==> inputs of 08-19 <==
==> flow/design.v <==
module SatTruncFP
  #(
    parameter	NB_XI  	= 20,
    parameter	NBF_XI	= 12,
    parameter	NB_XO	= 8,
    parameter	NBF_XO	= 6
    )
   (
    input [(NB_XI)-1:0]  i_data,
    output [(NB_XO)-1:0] o_data
    );
   localparam	NBI_XI	=	NB_XI	-	NBF_XI;
   localparam	NBI_XO	=	NB_XO	-	NBF_XO;
   wire [NB_XO-1:0] 	 aux_Sat;
   wire [NBF_XO-1:0] 	 aux_trunc;
   wire 		 condicion;
   wire [NB_XO-1:0] 	 resultado1;
   wire [NB_XO-1:0] 	 resultado2;
	generate
	   if (NBF_XI >= NBF_XO)
	     begin
		assign	aux_trunc = i_data[(NBF_XI-1):(NBF_XI - NBF_XO)];
	     end
	   else
	     begin
		assign	aux_trunc = {i_data[NBF_XI-1:0],{(NBF_XO - NBF_XI){1'b0}}};
	     end
	   if (NBI_XI > NBI_XO)
	     begin
		assign	condicion		=	(i_data[(NB_XI-2)-:(NBI_XI-NBI_XO)] == {(NBI_XI-NBI_XO){i_data[NB_XI-1]}});
		assign	resultado1		=	{i_data[(NB_XI-1)],{(NB_XO-1){~i_data[(NB_XI-1)]}}};
		assign	resultado2		=	{i_data[(NB_XI-1)],i_data[NBF_XI +:NBI_XO-1],aux_trunc};
		assign	aux_Sat			=	condicion	?	resultado2	:	resultado1;
	     end
	   else
	     begin
		if (NBI_XO == NBI_XI)
                  assign  aux_Sat = {i_data[(NB_XI-1)-:NBI_XI],aux_trunc};
		else
		  assign  aux_Sat	= {{(NBI_XO - NBI_XI){i_data[NB_XI-1]}},i_data[(NB_XI-1)-:NBI_XI],aux_trunc};
	     end
	endgenerate
   assign	o_data=aux_Sat;
endmodule
module filtro_fir
  #(
    parameter WW_INPUT  = 8,
    parameter WW_OUTPUT = 8
    ) 
   (
    input 			  clk,
    input 			  i_en,
    input 			  i_srst,
    input signed [ WW_INPUT-1:0]  i_data,
    output signed [WW_OUTPUT-1:0] o_data
    );
  localparam WW_COEFF = 8;
   reg  signed [WW_INPUT           -1:0] register [14:1];
   wire signed [         WW_COEFF  -1:0] coeff    [14:0];
   wire signed [WW_INPUT+WW_COEFF  -1:0] prod     [14:0];
   wire signed [WW_INPUT+WW_COEFF+1-1:0] sum      [8:1]; 
   wire signed [WW_INPUT+WW_COEFF+2-1:0] sum1     [4:1]; 
   wire signed [WW_INPUT+WW_COEFF+3-1:0] sum2     [2:1]; 
   wire signed [WW_INPUT+WW_COEFF+4-1:0] sum3; 
   reg signed [WW_INPUT+WW_COEFF   -1:0] prod_d   [14:0];
   reg signed [WW_INPUT+WW_COEFF+4 -1:0] sum3_d;
   reg signed [WW_INPUT+WW_COEFF+1 -1:0] sum_d    [8:1];
    assign coeff[ 0] = 8'hFF;
    assign coeff[ 1] = 8'hFF;
    assign coeff[ 2] = 8'hFF;
    assign coeff[ 3] = 8'h00;
    assign coeff[ 4] = 8'h03;
    assign coeff[ 5] = 8'h08;
    assign coeff[ 6] = 8'h0D;
    assign coeff[ 7] = 8'h10;
    assign coeff[ 8] = 8'h0D;
    assign coeff[ 9] = 8'h08;
    assign coeff[10] = 8'h03;
    assign coeff[11] = 8'h00;
    assign coeff[12] = 8'hFF;
    assign coeff[13] = 8'hFF;
    assign coeff[14] = 8'hFF;
  always @(posedge clk) begin
    if (i_srst == 1'b1) begin
      register[ 1] <= {WW_INPUT{1'b0}};
      register[ 2] <= {WW_INPUT{1'b0}};
      register[ 3] <= {WW_INPUT{1'b0}};
      register[ 4] <= {WW_INPUT{1'b0}};
      register[ 5] <= {WW_INPUT{1'b0}};
      register[ 6] <= {WW_INPUT{1'b0}};
      register[ 7] <= {WW_INPUT{1'b0}};
      register[ 8] <= {WW_INPUT{1'b0}};
      register[ 9] <= {WW_INPUT{1'b0}};
      register[10] <= {WW_INPUT{1'b0}};
      register[11] <= {WW_INPUT{1'b0}};
      register[12] <= {WW_INPUT{1'b0}};
      register[13] <= {WW_INPUT{1'b0}};
      register[14] <= {WW_INPUT{1'b0}};
    end else begin
      if (i_en == 1'b1) begin
        register[ 1] <= i_data;
        register[ 2] <= register[ 1];
        register[ 3] <= register[ 2];
        register[ 4] <= register[ 3];
        register[ 5] <= register[ 4];
        register[ 6] <= register[ 5];
        register[ 7] <= register[ 6];
        register[ 8] <= register[ 7];
        register[ 9] <= register[ 8];
        register[10] <= register[ 9];
        register[11] <= register[10];
        register[12] <= register[11];
        register[13] <= register[12];
	    register[14] <= register[13];
      end
    end
  end
  assign prod[ 0] = coeff[ 0] * i_data;
  assign prod[ 1] = coeff[ 1] * register[ 1];
  assign prod[ 2] = coeff[ 2] * register[ 2];
  assign prod[ 3] = coeff[ 3] * register[ 3];
  assign prod[ 4] = coeff[ 4] * register[ 4];
  assign prod[ 5] = coeff[ 5] * register[ 5];
  assign prod[ 6] = coeff[ 6] * register[ 6];
  assign prod[ 7] = coeff[ 7] * register[ 7];
  assign prod[ 8] = coeff[ 8] * register[ 8];
  assign prod[ 9] = coeff[ 9] * register[ 9];
  assign prod[10] = coeff[10] * register[10];
  assign prod[11] = coeff[11] * register[11];
  assign prod[12] = coeff[12] * register[12];
  assign prod[13] = coeff[13] * register[13];
  assign prod[14] = coeff[14] * register[14];
  always@(posedge clk) begin
    prod_d[ 0] <= prod[ 0];
    prod_d[ 1] <= prod[ 1];
    prod_d[ 2] <= prod[ 2];
    prod_d[ 3] <= prod[ 3];
    prod_d[ 4] <= prod[ 4];
    prod_d[ 5] <= prod[ 5];
    prod_d[ 6] <= prod[ 6];
    prod_d[ 7] <= prod[ 7];
    prod_d[ 8] <= prod[ 8];
    prod_d[ 9] <= prod[ 9];
    prod_d[10] <= prod[10];
    prod_d[11] <= prod[11];
    prod_d[12] <= prod[12];
    prod_d[13] <= prod[13];
    prod_d[14] <= prod[14];
  end
  assign sum[ 1] = prod_d[ 0] + prod_d[ 1]; 
  assign sum[ 2] = prod_d[ 2] + prod_d[ 3];
  assign sum[ 3] = prod_d[ 4] + prod_d[ 5];
  assign sum[ 4] = prod_d[ 6] + prod_d[ 7];
  assign sum[ 5] = prod_d[08] + prod_d[ 9];
  assign sum[ 6] = prod_d[10] + prod_d[11];
  assign sum[ 7] = prod_d[12] + prod_d[13];
  assign sum[ 8] = {prod_d[14][WW_INPUT+WW_COEFF-1],prod_d[14]};
  always@(posedge clk) begin
    sum_d[1] <= sum[1];
    sum_d[2] <= sum[2];
    sum_d[3] <= sum[3];
    sum_d[4] <= sum[4];
    sum_d[5] <= sum[5];
    sum_d[6] <= sum[6];
    sum_d[7] <= sum[7];
    sum_d[8] <= sum[8];
  end
  assign sum1[ 1] = sum_d[ 1] + sum_d[ 2]; 
  assign sum1[ 2] = sum_d[ 3] + sum_d[ 4];
  assign sum1[ 3] = sum_d[ 5] + sum_d[ 6];
  assign sum1[ 4] = sum_d[ 7] + sum_d[ 8];
  assign sum2[ 1] = sum1[ 1] + sum1[ 2]; 
  assign sum2[ 2] = sum1[ 3] + sum1[ 4];
  assign sum3 = sum2[ 1] + sum2[ 2]; 
  always@(posedge clk)
    sum3_d <= sum3;
  SatTruncFP
	inst_SatTruncFP_dataB
	(
	  .i_data(	sum3_d	),
	  .o_data(	o_data	)
	);
endmodule
==> flow/run.sh <==
#!/bin/bash
# the make line also repeats each setting of config.mk as NAME=value (left out here)
make -C /OpenROAD-flow-scripts/flow DESIGN_CONFIG=/design/flow/config.mk WORK_HOME=/design/flow/orfs CLKGATE_MAP_FILE= finish
==> flow/config.mk <==
export PLATFORM = sky130hd
export DESIGN_NAME = filtro_fir
export DESIGN_NICKNAME = filtro_fir
export VERILOG_FILES = /design/flow/design.v
export SDC_FILE = /design/flow/constraint.sdc
export NUM_CORES = 4
export LEC_CHECK = 0
export ABC_AREA = 0
export CAP_MARGIN = 30
export CELL_PAD_IN_SITES_GLOBAL_PLACEMENT = 0
export CORE_ASPECT_RATIO = 0.68
export CORE_MARGIN = 3
export CORE_UTILIZATION = 18
export CTS_CLUSTER_SIZE = 63
export GPL_ROUTABILITY_DRIVEN = 0
export GPL_TIMING_DRIVEN = 1
export MAX_ROUTING_LAYER = met4
export MIN_ROUTING_LAYER = met1
export SLEW_MARGIN = 5
export TNS_END_PERCENT = 50
==> flow/constraint.sdc <==
create_clock -name core_clock -period 4.36 [get_ports {clk}]
set_input_delay 0.8720 -clock core_clock [delete_from_list [all_inputs] [get_ports {clk}]]
set_output_delay 0.8720 -clock core_clock [all_outputs]
set_load 0.01 [all_outputs]
==> inputs of 07-20, as changes to 08-19 <==
- ABC_AREA: 0 -> not set
- CAP_MARGIN: 30 -> 20
- CELL_PAD_IN_SITES_GLOBAL_PLACEMENT: 0 -> not set
- CORE_ASPECT_RATIO: 0.68 -> not set
- CORE_MARGIN: 3 -> 2
- CORE_UTILIZATION: 18 -> 40
- CTS_CLUSTER_SIZE: 63 -> not set
- GPL_ROUTABILITY_DRIVEN: 0 -> not set
- GPL_TIMING_DRIVEN: 1 -> not set
- MAX_ROUTING_LAYER: met4 -> not set
- MIN_ROUTING_LAYER: met1 -> not set
- SLEW_MARGIN: 5 -> 20
- TNS_END_PERCENT: 50 -> not set
==> flow/constraint.sdc (replaced) <==
create_clock -name core_clock -period 4.81 [get_ports {clk}]
set_input_delay 0.9620 -clock core_clock [delete_from_list [all_inputs] [get_ports {clk}]]
set_output_delay 0.9620 -clock core_clock [all_outputs]
set_load 0.01 [all_outputs]
==> inputs of 07-15, as changes to 08-19 <==
- ABC_AREA: 0 -> 1
- CAP_MARGIN: 30 -> 20
- CELL_PAD_IN_SITES_GLOBAL_PLACEMENT: 0 -> not set
- CORE_ASPECT_RATIO: 0.68 -> not set
- CORE_MARGIN: 3 -> 2
- CORE_UTILIZATION: 18 -> 72
- CTS_CLUSTER_DIAMETER: not set -> 199
- CTS_CLUSTER_SIZE: 63 -> 14
- GPL_ROUTABILITY_DRIVEN: 0 -> not set
- GPL_TIMING_DRIVEN: 1 -> not set
- MAX_ROUTING_LAYER: met4 -> not set
- MIN_ROUTING_LAYER: met1 -> not set
- PLACE_DENSITY: not set -> 0.42
- SETUP_SLACK_MARGIN: not set -> -0.09
- SLEW_MARGIN: 5 -> 40
- TNS_END_PERCENT: 50 -> not set
==> flow/constraint.sdc (replaced) <==
create_clock -name core_clock -period 2.92 [get_ports {clk}]
set_input_delay 0.5840 -clock core_clock [delete_from_list [all_inputs] [get_ports {clk}]]
set_output_delay 0.5840 -clock core_clock [all_outputs]
set_load 0.01 [all_outputs]
==> comparison <==
- 07-20 finished clean. 08-19 completed and failed the layout checks on negative setup slack. 07-15 produced a layout that fails on negative setup slack.
- Final cell count: 08-19 > 07-15 > 07-20.
- Clock-buffer cell count, lowest first: 07-15, 08-19, 07-20.
- Against 08-19, the die area of 07-20 is lower by about 55%.
- Worst setup slack, lowest first: 07-15, 08-19, 07-20.
- Between 08-19 and 07-15, the lower synthesized cell count is in 08-19 (gap 14%, measured against 07-15).
- Clock skew: 08-19 > 07-20 > 07-15.
